main:
Design top, start of the top module:
module top(input logic [15:0]  data_i,
           input logic         valid_i,
           input logic         clk,
           input logic         rst_n,
           output logic        ready_o,
           output logic valid_o,
           output logic [31:0] password_o);
Size: about 53 I/O pins, ~19000 µm² of cells after synthesis.
export LEC_CHECK = 0
export ABC_AREA = 1
export CAP_MARGIN = 35
export CELL_PAD_IN_SITES_DETAIL_PLACEMENT = 1
export CELL_PAD_IN_SITES_GLOBAL_PLACEMENT = 2
export CORE_ASPECT_RATIO = 0.51
export CORE_MARGIN = 10
export CORE_UTILIZATION = 35
export CTS_CLUSTER_DIAMETER = 299
export GPL_ROUTABILITY_DRIVEN = 0
export MAX_ROUTING_LAYER = met4
export PLACE_DENSITY = 0.6
export SLEW_MARGIN = 20
export TNS_END_PERCENT = 70
create_clock -name core_clock -period 8.67 [get_ports {clk}]
run.sh (not shown) runs the stock make flow with config.mk's settings and CLKGATE_MAP_FILE=.
main -> stages 100% | layout checks FAIL | negative setup slack
Input changes introduced in the feature branch (baseline for comparison: main):
Settings: CELL_PAD_IN_SITES_GLOBAL_PLACEMENT removed (was 2); CAP_MARGIN changed from 35 to 20; CTS_CLUSTER_DIAMETER removed (was 299); TNS_END_PERCENT removed (was 70); CELL_PAD_IN_SITES_DETAIL_PLACEMENT removed (was 1); CORE_MARGIN changed from 10 to 2; MAX_ROUTING_LAYER removed (was met4); PLACE_DENSITY removed (was 0.6); CORE_UTILIZATION changed from 35 to 72; GPL_ROUTABILITY_DRIVEN removed (was 0); CORE_ASPECT_RATIO removed (was 0.51); the clock period (ns, I/O delays scaled along) changed from 8.67 to 11.4.
--- outcome ---
No crash in main: every stage finished, but the layout fails its final checks due to negative setup slack. The feature branch finished every stage and its layout cleared the timing, design-rule and antenna checks. In the tables for main and the feature branch, maximum fanout encountered on the critical timing path reads higher with the feature branch. Final-layout fill cell count (lower): the feature branch. Between main and the feature branch, pin count of the biggest net entering global routing is lower for the feature branch, main comes in above that. The feature branch vs main — met2 layer wire length in the routed design dropped by more than 10%. Final area is higher on main. Going from main to the feature branch, measured slew at the worst slew-check pin shrinks by 70 ps. Looking at timing startpoint of the critical path, the ic.data_o[14]$_DFFE_PP_ result is from the feature branch; the ic.data_o[1]$_DFFE_PP_ one comes from main. [the feature branch] sequential share of layout area rose 4.6 points relative to main.

========
The RTL this note starts from:
==> flow/design.v <==
module divider(
    input logic [15:0]  dividend,
    output logic [15:0] quotient,
    output logic [15:0] remainder
);
    localparam logic[15:0] MAGIC = 16'h000047AF;
    logic [31:0]           temp;
    logic [31:0]           q;
    logic [15:0]           diff, t;
    assign temp = MAGIC * dividend[14:0];
    assign q = temp[31:16];
    assign diff = (dividend[14:0] - q) >> 1;
    assign t = diff + q;
    assign quotient = t >> 6;
    assign remainder[14:0] = dividend[14:0] - ((quotient << 6) + (quotient << 5) + (quotient << 2));
    assign remainder[15] = dividend[15];
endmodule
module input_circuit(
    input logic clk,
    input logic rst_n,
    input logic init_i,
    input logic stop_i,
    input logic [15:0] data_i,
    input logic valid_1,
    output logic ready_1,
    output logic [15:0] data_o,
    output logic valid_2,
    input  logic ready_2,
    output logic[15:0] total_num_turns_o
);
    logic[15:0] skid_buffer;
    logic       skid_buffer_empty;
    logic       r_init;
    logic       t1_done, t2_done;
    assign t1_done = ready_1 && valid_1;
    assign t2_done = ready_2 && valid_2;
    always_ff @(posedge clk) begin
        if(!rst_n) begin
            ready_1 <= 0;
        end
        else begin
            if(r_init)
              ready_1 <= !t1_done;
            else begin
                if(!stop_i) begin
                    if(skid_buffer_empty) begin
                        if((!valid_2) || t2_done)
                          ready_1 <= 1;
                        else ready_1 <= 0;
                    end else ready_1 <= 0;
                end
                else
                    ready_1 <= 0;
            end
        end
    end
    always_ff @(posedge clk) begin
        if(!rst_n) begin
            valid_2 <= 0;
        end
        else begin
            if(r_init)
              valid_2 <= 0;
            else begin
                if(t2_done) begin
                    if(skid_buffer_empty) begin
                        if(t1_done) begin
                            data_o <= data_i;
                            valid_2 <= 1;
                        end
                        else begin
                            valid_2 <= 0;
                        end
                    end
                    else begin
                        data_o <= skid_buffer;
                        valid_2 <= 1;
                    end
                end
                else if(!valid_2) begin
                    if(t1_done) begin
                        data_o <= data_i;
                        valid_2 <= 1;
                    end
                end
            end
        end
    end
    always_ff @(posedge clk) begin
        if(!rst_n) begin
            r_init <= 0;
            skid_buffer_empty <= 1;
        end
        else begin
            if(r_init) begin
                if(t1_done) begin
                    r_init <= 0;
                    total_num_turns_o <= data_i;
                end
            end
            else begin
                if(init_i)
                    r_init <= 1;
                if(t1_done && valid_2 && !t2_done) begin
                    skid_buffer <= data_i;
                    skid_buffer_empty <= 0;
                end
                else if(!t1_done && t2_done && !skid_buffer_empty) begin
                    skid_buffer_empty <= 1;
                end
            end
        end
    end
endmodule
module dial_solver(
        input logic [15:0] val,
        input logic        valid_i,
        input logic        clk,
        input logic        rst_n,
        input logic [15:0] full_turns,
        output logic       ready,
        output logic       valid,
        output logic [31:0] password
);
    logic signed[31:0] dial;
    logic signed[31:0] old_dial;
    logic [15:0] rval;
    typedef enum logic {
        LEFT = 0,
        RIGHT = 1
    } turn_t;
    typedef enum logic[2:0]{
        IDLE,
        READY,
        CHECK_TURN,
        R_END,
        L_END
    }state_t;
    logic turn;
    state_t state;
    assign turn = rval[15];
    always_ff @(posedge clk) begin
        if(!rst_n) begin
            ready <= 0;
            password <= 0;
            dial <= 50;
            state <= IDLE;
        end
        else begin
            unique case(state)
                IDLE: begin
                    ready <= 1;
                    state <= READY;
                end
                READY: begin
                    if(valid_i) begin
                      old_dial <= dial;
                      password <= password + full_turns;
                      rval <= val;
                      state <= CHECK_TURN;
                      ready <= 0;
                    end
                end
                CHECK_TURN: begin
                    if(turn == RIGHT) begin
                      dial <= dial + rval[14:0];
                      state <= R_END;
                    end
                    else begin
                      dial <= dial - rval[14:0];
                      state <= L_END;
                    end
                end
                R_END: begin
                    if(dial > 99) begin
                        dial <= dial - 100;
                        password <= password + 1;
                    end
                    state <= READY;
                    ready <= 1;
                end
                L_END: begin
                    if(dial < 0) begin
                      dial <= dial + 100;
                    end
                    if((dial < 0 || dial == 0) && old_dial != 0)
                        password <= password + 1;
                    state <= READY;
                    ready <= 1;
                end
            endcase
        end
    end
endmodule
module top(input logic [15:0]  data_i,
           input logic         valid_i,
           input logic         clk,
           input logic         rst_n,
           output logic        ready_o,
           output logic valid_o,
           output logic [31:0] password_o);
    logic [15:0] dividend;
    logic [15:0] quotient;
    logic [15:0] remainder;
    logic        init;
    logic        stop;
    logic [31:0] turns;
    logic        ready1;
    logic        valid2, ready2;
    logic        valid3;
    logic [15:0] cnt;
    logic [15:0] total_num_turns;
    typedef enum logic[2:0] {
        IDLE,
        CHECK_TOTAL_CNT,
        ACTIVE,
        WAIT1,
        WAIT2,
        DONE
    }state_t;
    state_t state;
    always_ff @(posedge clk) begin
        if(!rst_n) begin
            state <= IDLE;
            valid_o <= 0;
            init <= 1;
            stop <= 1;
            cnt <= 0;
        end
        else begin
            unique case(state)
                IDLE: begin
                    if(valid_i && ready_o) begin
                        init <= 0;
                        state <= CHECK_TOTAL_CNT;
                    end
                end
                CHECK_TOTAL_CNT: begin
                    if(cnt == total_num_turns) begin
                        state <= DONE;
                    end
                    else begin
                        state <= ACTIVE;
                        stop <= 0;
                        init <= 0;
                    end
                end
                ACTIVE:begin
                    if(ready_o && valid_i) begin
                        cnt <= cnt + 1;
                        if(cnt + 1 == total_num_turns) begin
                            state <= WAIT1;
                            stop <= 1;
                        end
                    end
                end
                WAIT1: begin
                    state <= WAIT2;
                end
                WAIT2: begin
                    if(ready2 && !valid2) begin
                        valid_o <= 1;
                        state <= DONE;
                    end
                end
                DONE:begin
                    valid_o <= 0;
                    stop <= 1;
                    init <= 1;
                    state <= IDLE;
                end
            endcase
        end
    end
    input_circuit ic (
        .clk (clk),
        .rst_n (rst_n),
        .data_i (data_i),
        .valid_1 (valid_i),
        .ready_1 (ready_o),
        .data_o (dividend),
        .valid_2 (valid2),
        .ready_2 (ready2),
        .total_num_turns_o (total_num_turns),
        .init_i (init),
        .stop_i (stop));
    divider d(.dividend (dividend),
              .quotient (quotient),
              .remainder (remainder));
    dial_solver ds(.val (remainder),
                  .valid_i (valid2),
                  .clk (clk),
                  .rst_n (rst_n),
                  .ready (ready2),
                  .valid (valid_3),
                  .password (password_o),
                  .full_turns (quotient));
endmodule
==> flow/config.mk <==
export PLATFORM = sky130hd
export DESIGN_NAME = top
export DESIGN_NICKNAME = top
export VERILOG_FILES = /design/flow/design.v
export SDC_FILE = /design/flow/constraint.sdc
export NUM_CORES = 4
export LEC_CHECK = 0
export CAP_MARGIN = 15
export CELL_PAD_IN_SITES_GLOBAL_PLACEMENT = 3
export CORE_ASPECT_RATIO = 0.93
export CORE_MARGIN = 4
export CORE_UTILIZATION = 46
export CTS_CLUSTER_DIAMETER = 279
export CTS_CLUSTER_SIZE = 99
export GPL_ROUTABILITY_DRIVEN = 1
export GPL_TIMING_DRIVEN = 0
export MAX_ROUTING_LAYER = met4
export MIN_ROUTING_LAYER = met1
export SLEW_MARGIN = 20
==> flow/constraint.sdc <==
create_clock -name core_clock -period 13.0 [get_ports {clk}]
set_input_delay 2.6000 -clock core_clock [delete_from_list [all_inputs] [get_ports {clk}]]
set_output_delay 2.6000 -clock core_clock [all_outputs]
set_load 0.01 [all_outputs]
The first run completed without violations.
Then changed:
Settings changed: CAP_MARGIN 15 to 20, CELL_PAD_IN_SITES_GLOBAL_PLACEMENT 3 to not set, CORE_ASPECT_RATIO 0.93 to not set, CORE_MARGIN 4 to 2, CORE_UTILIZATION 46 to 40, CTS_CLUSTER_DIAMETER 279 to not set, CTS_CLUSTER_SIZE 99 to not set, GPL_ROUTABILITY_DRIVEN 1 to not set, GPL_TIMING_DRIVEN 0 to not set, MAX_ROUTING_LAYER met4 to not set, MIN_ROUTING_LAYER met1 to not set, PLACE_DENSITY set to 0.6.
Clock period 13.0 ns to 12.6 ns, I/O delays scaled along.
- The changed run finished with timing, DRC and antenna clean
- cell area stays flat
- wire length came out lower by roughly a tenth
- clock-buffer cell count does not change
- setup slack gets better by 0.012 ns
- final cell count came out higher by a few percent
Then changed:
Settings changed: ABC_AREA set to 1, CORE_UTILIZATION 40 to 72.
Clock period 12.6 ns to 12.0 ns, I/O delays scaled along.
- core utilization climbs by 34 points
- via count climbs by about a fifth
- worst setup slack gains 0.079 ns
- area after synthesis climbs by a few percent
